==> flow/design.v <==
module ws2812b(
    input logic clk, 
    input logic rst,
    input logic serial_in, 
    input logic transmit, 
    output logic ws2812b_out, 
    output logic shift
);
    localparam IDLE = 1'b0;
    localparam TRANSMITTING = 1'b1;
    localparam T0_CYCLE_COUNT = 4'd5;
    localparam T1_CYCLE_COUNT = 4'd10;
    localparam MAX_CYCLE_COUNT = 4'd15;
    logic state;
    logic [3:0] cycle_count;
    logic bit_being_sent;
    always_ff @(posedge clk) begin
        if (rst) begin
            state <= IDLE;
            cycle_count <= 4'd0;
            bit_being_sent <= 1'b0;
        end
        else begin
        unique case (state)
            IDLE:
                if (transmit == 1'b1) begin
                    state <= TRANSMITTING;
                    cycle_count <= 4'd0;
                    bit_being_sent <= serial_in;
                end
            TRANSMITTING:
                if (transmit == 1'b0) begin
                    state <= IDLE;
                end
                else if (cycle_count == MAX_CYCLE_COUNT - 1) begin
                    cycle_count <= 4'd0;
                    bit_being_sent <= serial_in;
                end
                else begin
                    cycle_count <= cycle_count + 1;
                end
        endcase
        end
    end
    always_comb begin
        if (state == TRANSMITTING)
            if (bit_being_sent == 1'b0)
                ws2812b_out = (cycle_count < T0_CYCLE_COUNT);
            else
                ws2812b_out = (cycle_count < T1_CYCLE_COUNT);
        else
            ws2812b_out = 1'b0;
    end
    assign shift = (state == TRANSMITTING) && (cycle_count == 4'd0);
endmodule
module controller (
    input logic clk, 
    input logic rst,
    output logic load_sreg, 
    output logic transmit_pixel, 
    output logic [5:0] pixel, 
    output logic [4:0] frame
);
    localparam TRANSMIT_FRAME       = 1'b0;
    localparam IDLE                 = 1'b1;
    localparam [2:0] READ_CH_VALS   = 3'b001;
    localparam [2:0] LOAD_SREG      = 3'b010;
    localparam [2:0] TRANSMIT_PIXEL = 3'b100;
    localparam [8:0] TRANSMIT_CYCLES    = 9'd360;        
    localparam [19:0] IDLE_CYCLES       = 20'd2000;      
    logic state;
    logic next_state;
    logic [2:0] transmit_phase;
    logic [2:0] next_transmit_phase;
    logic [5:0] pixel_counter;
    logic [4:0] frame_counter;
    logic [8:0] transmit_counter;
    logic [19:0] idle_counter;
    logic transmit_pixel_done;
    logic idle_done;
    assign transmit_pixel_done = (transmit_counter == TRANSMIT_CYCLES - 1);
    assign idle_done = (idle_counter == IDLE_CYCLES - 1);
    always_ff @(posedge clk) begin
        if (rst) begin
            state <= TRANSMIT_FRAME;
            transmit_phase <= READ_CH_VALS;
        end
        else begin
            state <= next_state;
            transmit_phase <= next_transmit_phase;
        end
    end
    always_comb begin
        next_state = 1'bx;
        unique case (state)
            TRANSMIT_FRAME:
                if ((pixel_counter == 6'd63) && (transmit_pixel_done))
                    next_state = IDLE;
                else
                    next_state = TRANSMIT_FRAME;
            IDLE:
                if (idle_done)
                    next_state = TRANSMIT_FRAME;
                else
                    next_state = IDLE;
        endcase
    end
    always_comb begin
        next_transmit_phase = READ_CH_VALS;
        if (state == TRANSMIT_FRAME) begin
            case (transmit_phase)
                READ_CH_VALS:
                    next_transmit_phase = LOAD_SREG;
                LOAD_SREG:
                    next_transmit_phase = TRANSMIT_PIXEL;
                TRANSMIT_PIXEL:
                    next_transmit_phase = transmit_pixel_done ? READ_CH_VALS : TRANSMIT_PIXEL;
            endcase
        end
    end
    always_ff @(posedge clk) begin
        if (rst) begin
            pixel_counter <= 6'd0;
        end
        else if ((state == TRANSMIT_FRAME) && transmit_pixel_done) begin
            pixel_counter <= pixel_counter + 1;
        end
    end
    always_ff @(posedge clk) begin
        if (rst) begin
            frame_counter <= 5'd0;
        end
        else if (idle_done) begin
            frame_counter <= frame_counter + 1;
        end
    end
    always_ff @(posedge clk) begin
        if (rst) begin
            transmit_counter <= 9'd0;
        end
        else if (transmit_phase == TRANSMIT_PIXEL) begin
            transmit_counter <= transmit_counter + 1;
        end
        else begin
            transmit_counter <= 9'd0;
        end
    end
    always_ff @(posedge clk) begin
        if (rst) begin
            idle_counter <= 20'd0;
        end
        else if (state == IDLE) begin
            idle_counter <= idle_counter + 1;
        end
        else begin
            idle_counter <= 20'd0;
        end
    end
    assign pixel = pixel_counter;
    assign frame = frame_counter;
    assign load_sreg = (transmit_phase == LOAD_SREG);
    assign transmit_pixel = (transmit_phase == TRANSMIT_PIXEL);
endmodule
module game_of_life #(
    parameter [63:0] INIT_GRID = 64'hFFFF_FFFF_FFFF_FFFF
)(
    input  logic clk,
    input  logic rst,
    input  logic tick,          
    input  logic load,          
    input  logic load_bit,
    output logic [63:0] grid_out
);
    logic [63:0] grid;
    logic [63:0] next_grid;
    logic [63:0] north, south, east, west;
    logic [63:0] ne, nw, se, sw;
    logic [3:0] neighbors [63:0];
    integer i;
    always_comb begin
        for (i = 0; i < 64; i = i + 1) begin
            north[i] = grid[(((i / 8) + 1) % 8) * 8 + (i % 8)];
            south[i] = grid[(((i / 8) + 7) % 8) * 8 + (i % 8)];
            east[i]  = grid[(i / 8) * 8 + ((i % 8) + 1) % 8];
            west[i]  = grid[(i / 8) * 8 + ((i % 8) + 7) % 8];
            ne[i]    = grid[(((i / 8) + 1) % 8) * 8 + ((i % 8) + 1) % 8];
            nw[i]    = grid[(((i / 8) + 1) % 8) * 8 + ((i % 8) + 7) % 8];
            se[i]    = grid[(((i / 8) + 7) % 8) * 8 + ((i % 8) + 1) % 8];
            sw[i]    = grid[(((i / 8) + 7) % 8) * 8 + ((i % 8) + 7) % 8];
        end
        for (i = 0; i < 64; i = i + 1) begin
            neighbors[i] = north[i] + south[i] + east[i] + west[i] +
                           ne[i] + nw[i] + se[i] + sw[i];
        end
        for (i = 0; i < 64; i = i + 1) begin
            if (grid[i])
                next_grid[i] = (neighbors[i] == 2 || neighbors[i] == 3);
            else
                next_grid[i] = (neighbors[i] == 3);
        end
    end
    always_ff @(posedge clk) begin
        if (rst)
            grid <= INIT_GRID;
        else if (load)
            grid <= {load_bit, grid[63:1]};
        else if (tick)
            grid <= next_grid;
    end
    assign grid_out = grid;
endmodule
module top (
    input  logic clk,
    input  logic rst,
    input  logic load,
    input  logic [2:0] load_rgb,
    output logic _48b
);
    logic [5:0] pixel;
    logic load_sreg, transmit_pixel, shift;
    logic ws_out;
    logic [7:0] red_data, green_data, blue_data;
    logic [23:0] shift_reg;
    logic [23:0] div_counter;
    logic tick;
    always_ff @(posedge clk) begin
        if (rst) begin
            div_counter <= 0;
            tick <= 1'b0;
        end else if (div_counter == 24'd29_999) begin  
            div_counter <= 0;
            tick <= 1'b1;
        end else begin
            div_counter <= div_counter + 1;
            tick <= 1'b0;
        end
    end
    logic [63:0] red_grid, green_grid, blue_grid;
    localparam [63:0] RED_INIT   = 64'b11100000_00000000_00000000_00000000_00000000_00000000_00000000_00000000;  
    localparam [63:0] GREEN_INIT = 64'b00000000_00011100_00000000_00000000_00000000_00000000_00000000_00000000;  
    localparam [63:0] BLUE_INIT  = 64'b00000000_00000000_00000111_00000000_00000000_00000000_00000000_00000000;  
    game_of_life #(.INIT_GRID(RED_INIT))   u_red_gol   (.clk(clk), .rst(rst), .tick(tick), .load(load), .load_bit(load_rgb[2]), .grid_out(red_grid));
    game_of_life #(.INIT_GRID(GREEN_INIT)) u_green_gol (.clk(clk), .rst(rst), .tick(tick), .load(load), .load_bit(load_rgb[1]), .grid_out(green_grid));
    game_of_life #(.INIT_GRID(BLUE_INIT))  u_blue_gol  (.clk(clk), .rst(rst), .tick(tick), .load(load), .load_bit(load_rgb[0]), .grid_out(blue_grid));
    always_comb begin
        red_data   = {8{red_grid[pixel]}};
        green_data = {8{green_grid[pixel]}};
        blue_data  = {8{blue_grid[pixel]}};
    end
    controller u_ctrl (
        .clk(clk),
        .rst(rst),
        .load_sreg(load_sreg),
        .transmit_pixel(transmit_pixel),
        .pixel(pixel),
        .frame()
    );
    ws2812b u_ws (
        .clk(clk),
        .rst(rst),
        .serial_in(shift_reg[23]),
        .transmit(transmit_pixel),
        .ws2812b_out(ws_out),
        .shift(shift)
    );
    always_ff @(posedge clk) begin
        if (load_sreg)
            shift_reg <= {green_data, red_data, blue_data};  
        else if (shift)
            shift_reg <= {shift_reg[22:0], 1'b0};
    end
    assign _48b = ws_out;
endmodule
Settings: LEC_CHECK=0, CAP_MARGIN=20, CORE_MARGIN=2, CORE_UTILIZATION=40, GPL_TIMING_DRIVEN=0, MAX_ROUTING_LAYER=met4, SLEW_MARGIN=20, TNS_END_PERCENT=75; clock period 10.0 ns.
run.sh (not shown) runs the stock make flow with config.mk's settings and CLKGATE_MAP_FILE=.
The first run ran to the end with no violations.
Rerun with:
ABC_AREA = 1   (was default)
CELL_PAD_IN_SITES_DETAIL_PLACEMENT = 2   (was default)
CELL_PAD_IN_SITES_GLOBAL_PLACEMENT = 1   (was default)
CORE_UTILIZATION = 45   (was 40)
CTS_CLUSTER_SIZE = 81   (was default)
GPL_ROUTABILITY_DRIVEN = 0   (was default)
GPL_TIMING_DRIVEN = default   (was 0)
HOLD_SLACK_MARGIN = 0.27   (was default)
MAX_ROUTING_LAYER = default   (was met4)
SETUP_SLACK_MARGIN = -0.25   (was default)
TNS_END_PERCENT = default   (was 75)
After rerunning: Hold slack gets better by 0.017 ns. Routed wire length rose by about a fifth. Worst setup slack gets better by 0.20 ns. Non-clock buffer count fell by 121.
Rerun with:
CELL_PAD_IN_SITES_DETAIL_PLACEMENT = 0   (was 2)
CELL_PAD_IN_SITES_GLOBAL_PLACEMENT = default   (was 1)
CORE_UTILIZATION = 21   (was 45)
CTS_CLUSTER_DIAMETER = 119   (was default)
CTS_CLUSTER_SIZE = default   (was 81)
GPL_TIMING_DRIVEN = 1   (was default)
HOLD_SLACK_MARGIN = -0.09   (was 0.27)
MAX_ROUTING_LAYER = met4   (was default)
SETUP_SLACK_MARGIN = 0.87   (was -0.25)
TNS_END_PERCENT = 25   (was default)
=>
- via count drops by 3.1%
- sequential cell count stays the same
- routed wire length drops by about 20%
- utilization drops by 25 points
- register-to-register slack improves by 0.11 ns
- synthesized cell count is unchanged
